## v54
==> flow/design.v (excerpt) <==
module ddr2_test
	(
	input  wire          clk,
	input  wire          reset,
	input  wire          writes_en,
	input  wire          reads_en,
	input  wire          calib_done, 
	output reg           ib_re,
	input  wire [31:0]   ib_data,
	input  wire [7:0]    ib_count,  
	input  wire          ib_valid,
	input  wire          ib_empty,
	output reg           ob_we,
	output reg  [31:0]   ob_data,
	input  wire [9:0]    ob_count,
	output reg           p0_rd_en_o, 
	input  wire          p0_rd_empty,
	input  wire [31:0]   p0_rd_data,
	input  wire          p0_cmd_full,
	output reg           p0_cmd_en,
	output reg  [2:0]    p0_cmd_instr,
	output reg  [29:0]   p0_cmd_byte_addr,
	output wire [5:0]    p0_cmd_bl_o, 
	input  wire          p0_wr_full,
	output reg           p0_wr_en,
	output reg  [31:0]   p0_wr_data,
	output wire [3:0]    p0_wr_mask,
	output reg [26:0]		MEMORY_COUNT  
	);
==> flow/config.mk <==
export PLATFORM = sky130hd
export DESIGN_NAME = ddr2_test
export DESIGN_NICKNAME = ddr2_test
export VERILOG_FILES = /design/flow/design.v
export SDC_FILE = /design/flow/constraint.sdc
export NUM_CORES = 4
export LEC_CHECK = 0
export CAP_MARGIN = 35
export CORE_MARGIN = 2
export CORE_UTILIZATION = 66
export CTS_CLUSTER_DIAMETER = 234
export CTS_CLUSTER_SIZE = 75
export PLACE_DENSITY = 0.6
export SETUP_SLACK_MARGIN = 0.29
export SLEW_MARGIN = 20
==> flow/constraint.sdc <==
create_clock -name core_clock -period 2.05 [get_ports {clk}]
set_input_delay 0.4100 -clock core_clock [delete_from_list [all_inputs] [get_ports {clk}]]
set_output_delay 0.4100 -clock core_clock [all_outputs]
set_load 0.01 [all_outputs]
run.sh (not shown) runs the stock make flow with config.mk's settings and CLKGATE_MAP_FILE=.
v54: it failed with a tool error in global routing (5_1_grt), so there are no final results.
--- input diff v54..v59 ---
- a deleted CTS_CLUSTER_DIAMETER that had been 234
- a change of PLACE_DENSITY from 0.6 to 0.65
- a change of CTS_CLUSTER_SIZE from 75 to 32
- a change of SETUP_SLACK_MARGIN from 0.29 to -0.05
- a change of CORE_UTILIZATION from 66 to 71
- a change of CAP_MARGIN from 35 to 0
==> comparison <==
v59 did not make it past clock tree synthesis (4_1_cts), where a tool error ended it. v59 reports a lower placed instance count than v54 does. Per the comparison of v59 with v54, global placer's final weighted congestion decreased by about 0.7% relative to the old numbers, total core area fell by 740 um2. Die size, v54 and v59, lower one = v59.
Input-level comparison between v9 and v59:
- SETUP_SLACK_MARGIN: -0.05 -> 0.25
- CAP_MARGIN: 0 -> 20
- CORE_UTILIZATION: 71 -> 40
- PLACE_DENSITY: 0.65 -> unset
- CTS_CLUSTER_SIZE: 32 -> unset
- the clock period (ns, I/O delays scaled along): 2.05 -> 1.35
[summary]
- Taking v9 as 1.0, v59 lands at 0.75 on number of placement rows.
- On post-place instance area, the lower figure sits with v59, not v9.
- Diff v59 -> v9: gate count of the mapped netlist saw little to no change; async set-reset flop share out of synthesis shows no meaningful change; height of the die grew by 36 um.
- Compared to v59, v9 was floorplanned on a bigger die.
- Floorplan core area came out higher on v9 than on v59.
- The starting density of the core reported for v9 is smaller than that of v59 by 32 points.
- Min worst slack at placement across v9 and v59: v9
- v9 completed end to end; final checks failed (negative setup slack).
- Taking v9 over v59, the x dimension of the die ratio works out to 1.3.

---

run 1:
ddr2_test again, from the RTL that the note above started with.
## ddr2_test
module ddr2_test
	(
	input  wire          clk,
	input  wire          reset,
	input  wire          writes_en,
	input  wire          reads_en,
	input  wire          calib_done, 
	output reg           ib_re,
	input  wire [31:0]   ib_data,
	input  wire [7:0]    ib_count,  
	input  wire          ib_valid,
	input  wire          ib_empty,
	output reg           ob_we,
	output reg  [31:0]   ob_data,
	input  wire [9:0]    ob_count,
	output reg           p0_rd_en_o, 
	input  wire          p0_rd_empty,
	input  wire [31:0]   p0_rd_data,
	input  wire          p0_cmd_full,
	output reg           p0_cmd_en,
	output reg  [2:0]    p0_cmd_instr,
	output reg  [29:0]   p0_cmd_byte_addr,
	output wire [5:0]    p0_cmd_bl_o, 
	input  wire          p0_wr_full,
	output reg           p0_wr_en,
	output reg  [31:0]   p0_wr_data,
	output wire [3:0]    p0_wr_mask,
	output reg [26:0]		MEMORY_COUNT  
	);
clock: 1.9 ns
lec_check: 0
abc_area: 1
cap_margin: 35
core_aspect_ratio: 1.9
core_margin: 2
core_utilization: 72
cts_cluster_diameter: 315
cts_cluster_size: 35
gpl_timing_driven: 1
place_density_lb_addon: 0.13
setup_slack_margin: 0.43
slew_margin: 20
Stage in which a tool error killed run 1: 3_3_place_gp.
### run 1 -> run 2
Settings: clearing SETUP_SLACK_MARGIN, which used to be 0.43; clearing GPL_TIMING_DRIVEN, which used to be 1; clearing CTS_CLUSTER_SIZE, which used to be 35; swapping 35 for 30 in CAP_MARGIN; clearing CTS_CLUSTER_DIAMETER, which used to be 315; clearing CORE_ASPECT_RATIO, which used to be 1.9; clearing ABC_AREA, which used to be 1; clearing PLACE_DENSITY_LB_ADDON, which used to be 0.13; swapping 72 for 40 in CORE_UTILIZATION; swapping 1.9 for 3.4 in the clock period (ns, I/O delays scaled along).
==> comparison <==
Diff run 2 and run 1: core region area higher in run 2
Yosys synthesis chip area (lower): run 2
Run 2 vs run 1: synthesized cell count down
Run 2: all stages complete, timing, DRC and antenna checks passed
## Diff of input files: run 3 against run 2
Settings: CELL_PAD_IN_SITES_DETAIL_PLACEMENT newly set to 2; CTS_CLUSTER_SIZE newly set to 70; CORE_UTILIZATION changed from 40 to 44.
==> results <==
What ended run 3 was a tool error in 4_1_cts; the run never finished. Compared with run 2, run 3 shows area of the placeable core that has gone down by a little under 10%. Compared with run 2, in run 3 routability congestion estimate increased by 9.7% relative to the old numbers, pre-CTS setup slack lower, number of standard cells reported by yosys saw little to no change. Between run 2 and run 3, the flow reports x dimension of the die decreasing by a few percent. Run 3 — core utilization before placement 3.8 points higher, run 2 as reference. Going from run 2 to run 3, the placed instance area was found to have gone down by 0.39%. Placed instance count (run 3 vs. run 2) decreases by a few percent.
[inputs] run 4 vs run 3
Settings: putting CTS_CLUSTER_DIAMETER at 297 where nothing was set; putting GPL_ROUTABILITY_DRIVEN at 0 where nothing was set; swapping 2 for 3 in CORE_MARGIN; putting TNS_END_PERCENT at 15 where nothing was set; putting SETUP_SLACK_MARGIN at -0.07 where nothing was set; swapping 70 for 39 in CTS_CLUSTER_SIZE; swapping 2 for 1 in CELL_PAD_IN_SITES_DETAIL_PLACEMENT; swapping 20 for 5 in SLEW_MARGIN; putting MAX_ROUTING_LAYER at met4 where nothing was set.
==> results <==
- Diff run 3 -> run 4 | placed cell count | down slightly
- In the tables for run 3 and run 4, initial core utilization reads higher with run 4.
- Placed wire-length estimate after detailed placement of run 4 falls short of that of run 3 by more than 10%.
- Diff run 3..run 4 | count of library flops with an enable pin | unchanged
- Die size ends up lower on run 3.
- Run 4: PASS, flow complete, no timing, DRC or antenna violations
- No final results exist for run 3, since it was stopped by error DPL-0033 during 4_1_cts.
- Flop and latch count out of synthesis came out exactly the same in run 3 and run 4.
- Sequential-to-total area share from yosys stat came out exactly the same in run 3 and run 4.
- Diff run 3 -> run 4: number of standard-cell rows in the floorplan saw a decrease, cell area reported after detailed placement closely matched the old numbers, floorplan die width grew by 2 um.
Edits applied to the flow inputs when going from run 4 to run 5:
Settings: CAP_MARGIN: 30 -> 20; CORE_UTILIZATION: 44 -> 40; CORE_MARGIN: 3 -> 2; PLACE_DENSITY: unset -> 0.6; SLEW_MARGIN: 5 -> 20; MAX_ROUTING_LAYER: met4 -> unset; CELL_PAD_IN_SITES_DETAIL_PLACEMENT: 1 -> unset; TNS_END_PERCENT: 15 -> unset; CTS_CLUSTER_DIAMETER: 297 -> unset; GPL_ROUTABILITY_DRIVEN: 0 -> unset; SETUP_SLACK_MARGIN: -0.07 -> unset; CTS_CLUSTER_SIZE: 39 -> unset; the clock period (ns, I/O delays scaled along): 3.4 -> 3.0.
Findings:
In summary, run 5 completed successfully, with a layout that passed the timing, design-rule and antenna checks.
Count of buffer and inverter cells on the critical path delta (run 4 -> run 5): insignificant
Run 4 was routed with more vias than run 5.
The power consumption in run 4 is 0.875 times that in run 5.
What run 5 reported for number of global-route vias before repair has to be multiplied by 1.18 to get the figure for run 4.
Global-route track usage on met2: run 5 vs run 4 down 13 points
Global-route wire length before repair, run 5 vs run 4: down by more than 10%
Relative to run 4, the setup slack of run 5 is lower by 0.26 ns.
No activity file was given, so power comes from the tool's default toggle rates.
